Setup of run 1:
==> flow/design.v <==
module joinC #(parameter N = 5)(
	input [N - 1 : 0] valid_in,
	output reg  [N - 1 : 0] ready_in,
	output valid_out,
	input ready_out
);
	assign valid_out = &valid_in; 
	reg[N - 1 : 0] singleValid;
	integer i, j;
	always @(*)begin
		for(i = 0; i < N; i = i + 1)begin
			singleValid[i] = 1;
			for(j = 0; j < N; j = j + 1)
				if(i != j)
					singleValid[i] = singleValid[i] & valid_in[j];
		end
		for(i = 0; i < N; i = i + 1)begin
			ready_in[i] = singleValid[i] & ready_out;
		end
	end
endmodule
module OEHB #(parameter INPUTS = 1,
		parameter OUTPUTS = 1,
		parameter DATA_IN_SIZE = 32,
		parameter DATA_OUT_SIZE = 32)
	(
		input clk,
		input rst,
		input [INPUTS * (DATA_IN_SIZE)- 1 : 0]data_in_bus,
		input [INPUTS - 1 : 0]valid_in_bus,
		output [INPUTS - 1 : 0] ready_in_bus,
		output [OUTPUTS * (DATA_OUT_SIZE) - 1 : 0]data_out_bus,
		output reg [OUTPUTS - 1 : 0]valid_out_bus,
		input 	[OUTPUTS - 1 : 0] ready_out_bus
);
	wire reg_en;
	reg [DATA_IN_SIZE - 1 : 0] data_reg;
	always@(posedge clk, posedge rst)
		if(rst)
			valid_out_bus[0] <= 0;
		else
			valid_out_bus[0] <= valid_in_bus[0] | ~ready_in_bus[0];
	always@(posedge clk, posedge rst)
		if(rst)
			data_reg <= 0;
		else if(reg_en)
			data_reg <= data_in_bus[0 * DATA_IN_SIZE +: DATA_IN_SIZE];
	assign data_out_bus[0 * DATA_OUT_SIZE +: DATA_OUT_SIZE] = data_reg;
	assign ready_in_bus[0] = ~valid_out_bus[0] | ready_out_bus[0];
	assign reg_en = ready_in_bus[0] & valid_in_bus[0];
endmodule
module delay_buffer #(parameter SIZE = 32) (
	input clk, rst,
	input valid_in, ready_in,
	output valid_out
);
	reg [SIZE - 1 : 0] shift_reg;
	always @(posedge clk)begin
		if(ready_in | rst)
			shift_reg[0] <= valid_in;
	end
	always @(posedge clk)begin
		if(rst)
			shift_reg[SIZE - 1 : 1] <= 0;
		else if(ready_in)
			shift_reg[SIZE - 1 : 1] <= shift_reg[SIZE - 2 : 0];
	end
	assign valid_out = shift_reg[SIZE - 1];
endmodule
module mul_4_stage (
	input clk, ce,
	input[31 : 0] a,
	input [31 : 0] b,
	output [31 : 0] p
);
	reg [31 : 0] a_reg, b_reg, q0, q1, q2;
	wire [63 : 0] mul_wire;
	assign mul_wire = a_reg * b_reg;
	wire [31 : 0] mul;
	assign mul = mul_wire[31 : 0];
	always @(posedge clk)
		if(ce)begin
			a_reg <= a;
			b_reg <= b;
			q0 <= mul;
			q1 <= q0;
			q2 <= q1;
		end
	assign p = q2;
endmodule
module mul_op #(parameter INPUTS = 2,
		parameter OUTPUTS = 1,
		parameter DATA_IN_SIZE = 32,
		parameter DATA_OUT_SIZE = 32)
		(
		input clk,
		input rst,
		input [INPUTS * (DATA_IN_SIZE)- 1 : 0]data_in_bus,
		input [INPUTS - 1 : 0]valid_in_bus,
		output [INPUTS - 1 : 0] ready_in_bus,
		output [OUTPUTS * (DATA_OUT_SIZE) - 1 : 0]data_out_bus,
		output [OUTPUTS - 1 : 0]valid_out_bus,
		input 	[OUTPUTS - 1 : 0] ready_out_bus
);
	localparam LATENCY = 4;
	wire [2 * DATA_OUT_SIZE - 1 : 0] temp_result;
	wire join_valid;
	wire buff_valid, oehb_valid, oehb_ready;
	wire oehb_dataOut, oehb_datain;
	joinC #(.N(INPUTS)) add_fork(.valid_in(valid_in_bus), .ready_in(ready_in_bus), .valid_out(join_valid), .ready_out(oehb_ready));
	mul_4_stage multiply_unit (.clk(clk), .ce(oehb_ready), .a(data_in_bus[0 * DATA_IN_SIZE +: DATA_IN_SIZE]), .b(data_in_bus[1 * DATA_IN_SIZE +: DATA_IN_SIZE]), .p(data_out_bus[0 * DATA_OUT_SIZE +: DATA_OUT_SIZE]));
	delay_buffer #(.SIZE(LATENCY - 1))delay_buff(.clk(clk), .rst(rst), .valid_in(join_valid), .ready_in(oehb_ready), .valid_out(buff_valid));
	OEHB #(.INPUTS(1), .OUTPUTS(1), .DATA_IN_SIZE(1), .DATA_OUT_SIZE(1)) oehb_buffer (.clk(clk), .rst(rst),
										 .data_in_bus(1'b0), .valid_in_bus(buff_valid), .ready_in_bus(oehb_ready),
										 .data_out_bus(oehb_dataOut), .valid_out_bus(valid_out_bus[0]), .ready_out_bus(ready_out_bus[0]));
endmodule
clock: 6.23 ns
lec_check: 0
cap_margin: 40
core_aspect_ratio: 0.86
core_margin: 2
core_utilization: 72
cts_cluster_diameter: 98
cts_cluster_size: 21
slew_margin: 20
tns_end_percent: 10
run.sh (not shown) runs the stock make flow with config.mk's settings and CLKGATE_MAP_FILE=.
Completing all stages was not enough for run 1: its layout failed the final checks because of setup timing.
[inputs] run 2 vs run 1
- CORE_ASPECT_RATIO no longer set, was 0.86
- CAP_MARGIN now 20, was 40
- TNS_END_PERCENT no longer set, was 10
- CTS_CLUSTER_SIZE no longer set, was 21
- CORE_UTILIZATION now 40, was 72
- CTS_CLUSTER_DIAMETER no longer set, was 98
- the clock period (ns, I/O delays scaled along) now 8.0, was 6.23
--- outcome ---
Run 2 reached the final stage; the timing, DRC and antenna checks on its layout passed.
Run 2: cell count after placement is 4.1% higher than what run 1 reported.
Wire length of the first global-routing pass in run 2 is 12% lower than in run 1
Summary: with run 1 as the reference, total number of cells along the worst setup path in run 2 moved down by a little under 10%.
met2 wire length for run 2 is lower than for run 1.
Looking at overall routing resource usage, run 2 sits 20 points lower than run 1 does.
Changes in run 3 relative to run 2:
- CORE_MARGIN: 2 -> 6
- HOLD_SLACK_MARGIN: unset -> 0.25
- TNS_END_PERCENT: unset -> 50
- MIN_ROUTING_LAYER: unset -> met1
- CORE_UTILIZATION: 40 -> 66
- CAP_MARGIN: 20 -> 25
Results
Cmp run 2 and run 3 / global-route usage over all layers / lower: run 2. Compared with run 2, run 3 shows worst path setup slack after routing lower by 61 ps. Largest fanout on the critical path (lower): run 3. Between run 2 and run 3, the difference in number of nets with antenna violations after detailed routing is negligible. Slew of the pin with the lowest slew margin on run 3 is down relative to run 2.
What run 4 does differently from run 3 at the input level:
- TNS_END_PERCENT: 50 -> unset
- CORE_UTILIZATION: 66 -> 40
- CAP_MARGIN: 25 -> 35
- CORE_MARGIN: 6 -> 10
- CTS_CLUSTER_DIAMETER: unset -> 307
- CTS_CLUSTER_SIZE: unset -> 98
- CORE_ASPECT_RATIO: unset -> 0.5
- PLACE_DENSITY_LB_ADDON: unset -> 0.25
- HOLD_SLACK_MARGIN: 0.25 -> unset
- MIN_ROUTING_LAYER: met1 -> unset
### Flow results
In the metrics for run 3 and run 4, the one carrying the higher non-clock buffer count is run 4.
Compared with run 3, run 4 shows vias after detailed routing that has gone down by a few percent.
Relative to run 3, run 4 degrades die size.
Of the two values seen for critical path startpoint, multiply_unit.b_reg[9]$_DFFE_PN_ was produced by run 3 and multiply_unit.b_reg[8]$_DFFE_PN_ by run 4.
Comparing run 3 against run 4, there is no change at all in register cell area after layout.
Diff run 3 -> run 4: maximum frequency increased about 1.3%; register fraction of the total cell area lost 0.50 points; number of storage elements in the synthesis netlist level.
Where wire length is concerned, run 3 is better than run 4.
On source-to-sink clock delay at the later pin of the worst-skew pair, run 3 and run 4 are neck and neck.

* * *

P:
RTL: the design.v shown in full above, as it stands there.
clock: 7.01 ns
lec_check: 0
abc_area: 1
cap_margin: 20
cell_pad_in_sites_detail_placement: 1
core_aspect_ratio: 1.13
core_margin: 9
core_utilization: 40
gpl_routability_driven: 0
max_routing_layer: met4
slew_margin: 30
## Diff of input files: Q against P
Settings: a deleted GPL_ROUTABILITY_DRIVEN that had been 0; a deleted CELL_PAD_IN_SITES_DETAIL_PLACEMENT that had been 1; a deleted ABC_AREA that had been 1; a change of CORE_MARGIN from 9 to 2; a change of SLEW_MARGIN from 30 to 20; a change of CORE_UTILIZATION from 40 to 66; a deleted CORE_ASPECT_RATIO that had been 1.13; a deleted MAX_ROUTING_LAYER that had been met4; a change of the clock period (ns, I/O delays scaled along) from 7.01 to 6.53.
==> results <==
Completing all stages was not enough for Q: its layout failed the final checks because of negative setup slack.
Summary of Q over P: hold slack stayed essentially flat; setup slack at placement fell by 330 ps; required time at the endpoint of the critical path fell by 530 ps; insertion delay to the later sink of the worst-skew pair fell by 50 ps.
Comparing P with Q, the time the final worst path needs with I/O delays and setup came out essentially unchanged.
When Q is set beside P, its overall global routing resource usage turns out to be 11 points larger.
~same clock slew at the register clock pins of the worst setup and hold paths in P and Q
In Q, the transition time of the tightest slew-check pin came out 130 ps above the value in P.
Q vs. P: sequential share of layout area went down by 0.22 points.
Changes in R relative to Q:
Settings: PLACE_DENSITY_LB_ADDON newly set to 0.26; SETUP_SLACK_MARGIN newly set to 0.13; CORE_UTILIZATION changed from 66 to 72; the clock period (ns, I/O delays scaled along) changed from 6.53 to 7.14.
### Flow results
- Q: all stages done; final checks FAILED (negative setup slack).
- Both conditions hold for R: the flow ran to the end and the final layout passed the timing, DRC and antenna checks.
- Sort R and Q by final design area excluding fillers desc -> top: Q
- Tally of non-filler cells in the final layout in R is 130 lower than in Q
- Against Q, R reports a non-clock buffer count that is lower.
- R: core box area 0.0028 mm² below Q
What S does differently from R at the input level:
Settings: CTS_CLUSTER_SIZE now 58, previously not set; SETUP_SLACK_MARGIN now -0.44, was 0.13; the clock period (ns, I/O delays scaled along) now 6.06, was 7.14.
==> comparison <==
- Every stage of S finished as expected; the final checks, on the other hand, flagged negative setup slack, which means the layout fails.
- Post-route cell area was higher in the run labelled S.
- Compared with R, S shows a higher first-pass GRT wire length.
- Re via total after detailed routing: S and R aren't equal, and the lower value belongs to R.
- On S: time the final worst path needs with I/O delays and setup is 240 ps higher than what R gave.
- Higher smallest setup slack after layout was reported by R, not S.
Modified inputs, T compared to S
Settings: a deleted SETUP_SLACK_MARGIN that had been -0.44; a deleted PLACE_DENSITY_LB_ADDON that had been 0.26; a change of CORE_UTILIZATION from 72 to 10; a deleted CTS_CLUSTER_SIZE that had been 58; a change of the clock period (ns, I/O delays scaled along) from 6.06 to 8.92.
### Flow results
Re synthesized cell count: no difference whatsoever between T and S. T closes out successfully: all stages finished, all timing, DRC and antenna checks passed. Of T and S, the higher net count reported at finish belongs to S. What S reported for total via count after detailed routing has to be multiplied by 0.830 to get the figure for T.

* * *

Setup of v59:
// mul_op: RTL as listed in full above, without the edits since
export LEC_CHECK = 0
export CAP_MARGIN = 20
export CORE_MARGIN = 2
export CORE_UTILIZATION = 70
export CTS_CLUSTER_SIZE = 28
export HOLD_SLACK_MARGIN = -0.08
export SETUP_SLACK_MARGIN = 0.13
export SLEW_MARGIN = 20
create_clock -name core_clock -period 6.13 [get_ports {clk}]
Completing all stages was not enough for v59: its layout failed the final checks because of setup timing.
The inputs of v40 differ from those of v59 as listed below.
- HOLD_SLACK_MARGIN removed (was -0.08)
- SETUP_SLACK_MARGIN removed (was 0.13)
- CORE_UTILIZATION changed from 70 to 40
- CTS_CLUSTER_SIZE removed (was 28)
- the clock period (ns, I/O delays scaled along) changed from 6.13 to 4.99
==> results <==
- v40 had finished all stages when the layout checks came back failing, citing setup timing.
- Looking at v59 and v40, the global-route congestion overflow total is a wash.
- Looking only at core utilization before placement, and setting everything else aside, the lower value of v59 and v40 goes to v40.
- Going from v59 to v40, number of gates on the worst path with buffers counted grew by a little under 10%.
- Final cycle utilization of the critical path was higher in v40 than in v59.
- Looking at maximum achievable frequency across both flows, v40 is the stronger of the two, with v59 trailing.
- Sort v59 and v40 by area growth from synthesis to layout desc -> top: v40
- Relative to v59, maximum single-stage delay on the critical path has decreased by 0.03 ns in v40.
- Largest net degree at the start of global routing ended up 1 lower on v40 than on v59.
Here is what was changed in the inputs of v41 compared with v40.
- a change of CORE_UTILIZATION from 40 to 70
- a change of the clock period (ns, I/O delays scaled along) from 4.99 to 6.49
Notes after the runs:
- Diff v40 -> v41: met1 layer usage reported by global route now sits higher; final core utilization now sits higher; clock buffer instance count of the final layout now sits lower.
- For the finished layout cell area, v41 came in about 3.3% lower than v40 did.
- In the tables for v40 and v41, minimum clock period after layout reads lower with v40.
- Higher last weighted congestion value of the routability-driven placer was reported by v41, not v40.
- Ran to the end and failed final checks on setup timing: v41.
- v41 can be clocked slower than v40.
- Area growth from synthesis to final layout down 4.1 points in v41 wrt v40
- Looking at required time of the worst setup path, v41 sits 1.58 ns higher than v40 does.

* * *

// mul_op: RTL as listed in full above, without the edits since
clock: 12.9 ns
lec_check: 0
abc_area: 1
cap_margin: 5
cell_pad_in_sites_global_placement: 1
core_aspect_ratio: 0.89
core_margin: 7
core_utilization: 60
cts_cluster_diameter: 202
cts_cluster_size: 46
gpl_routability_driven: 1
gpl_timing_driven: 0
hold_slack_margin: 0.07
max_routing_layer: met4
min_routing_layer: met1
place_density_lb_addon: 0.05
setup_slack_margin: 1.94
slew_margin: 25
tns_end_percent: 65
Change:
- CORE_ASPECT_RATIO: 0.89 -> 1.72
- CORE_UTILIZATION: 60 -> 17
- CTS_CLUSTER_DIAMETER: 202 -> not set
- GPL_ROUTABILITY_DRIVEN: 1 -> 0
- HOLD_SLACK_MARGIN: 0.07 -> not set
- MAX_ROUTING_LAYER: met4 -> not set
- SLEW_MARGIN: 25 -> 20
- TNS_END_PERCENT: 65 -> 95
Outcome: Sequential share of layout area is lower by 1.2 points. Clock skew increases by 0.0067 ns. Routed wire length came out higher by about 45%. Cell area increases by 6.2%. Die size grows to 3.3 times its value. Setup slack is worse by 0.78 ns.
Change:
- ABC_AREA: 1 -> not set
- CAP_MARGIN: 5 -> 20
- CORE_ASPECT_RATIO: 1.72 -> 0.5
- CORE_UTILIZATION: 17 -> 61
- CTS_CLUSTER_DIAMETER: not set -> 240
- CTS_CLUSTER_SIZE: 46 -> 99
- GPL_ROUTABILITY_DRIVEN: 0 -> not set
- GPL_TIMING_DRIVEN: 0 -> not set
- PLACE_DENSITY: not set -> 0.42
- PLACE_DENSITY_LB_ADDON: 0.05 -> not set
- SETUP_SLACK_MARGIN: 1.94 -> -1.27
- TNS_END_PERCENT: 95 -> 30
Worst setup slack gains 1.2 ns.
Final area went down by about 11%.
Clock skew came out lower by 0.0094 ns.
Die size shrinks by 72%.
Change:
- CORE_ASPECT_RATIO: 0.5 -> not set
- CORE_UTILIZATION: 61 -> 17
- CTS_CLUSTER_DIAMETER: 240 -> not set
- CTS_CLUSTER_SIZE: 99 -> not set
- PLACE_DENSITY: 0.42 -> not set
- PLACE_DENSITY_LB_ADDON: not set -> 0.05
- SETUP_SLACK_MARGIN: -1.27 -> 1.94
- TNS_END_PERCENT: 30 -> not set
- synthesized area does not change
- global-route usage is lower by 15 points
- sequential cell count is unchanged
- setup slack gets worse by 0.43 ns
- worst hold slack stays flat
Change:
- ABC_AREA: not set -> 1
- CAP_MARGIN: 20 -> 5
- CORE_ASPECT_RATIO: not set -> 1.72
- CORE_MARGIN: 7 -> 3
- CORE_UTILIZATION: 17 -> 60
- CTS_CLUSTER_SIZE: not set -> 46
- GPL_ROUTABILITY_DRIVEN: not set -> 0
- GPL_TIMING_DRIVEN: not set -> 0
- MAX_ROUTING_LAYER: not set -> met4
- TNS_END_PERCENT: not set -> 95
Result: Wire length went down by 14%. Sequential share of layout area came out higher by 0.12 points. Worst setup slack is worse by 0.72 ns. Register-to-register slack gets worse by 0.72 ns. Clock skew fell by 0.015 ns. Core utilization climbs by 47 points.
Change:
- ABC_AREA: 1 -> not set
- CAP_MARGIN: 5 -> 20
- CORE_ASPECT_RATIO: 1.72 -> not set
- CORE_MARGIN: 3 -> 2
- CORE_UTILIZATION: 60 -> 72
- CTS_CLUSTER_DIAMETER: not set -> 27
- CTS_CLUSTER_SIZE: 46 -> not set
- GPL_ROUTABILITY_DRIVEN: 0 -> not set
- GPL_TIMING_DRIVEN: 0 -> not set
- SETUP_SLACK_MARGIN: 1.94 -> -0.4
- TNS_END_PERCENT: 95 -> not set
- clock period: 12.9 -> 6.36 ns (I/O delays scaled with it)
=> The new run ran to the end with violations: setup timing. Core utilization came out higher by 20 points. Clock skew came out lower by 0.0081 ns. Routed wire length came out lower by roughly a tenth. Hold slack gains 0.0035 ns.
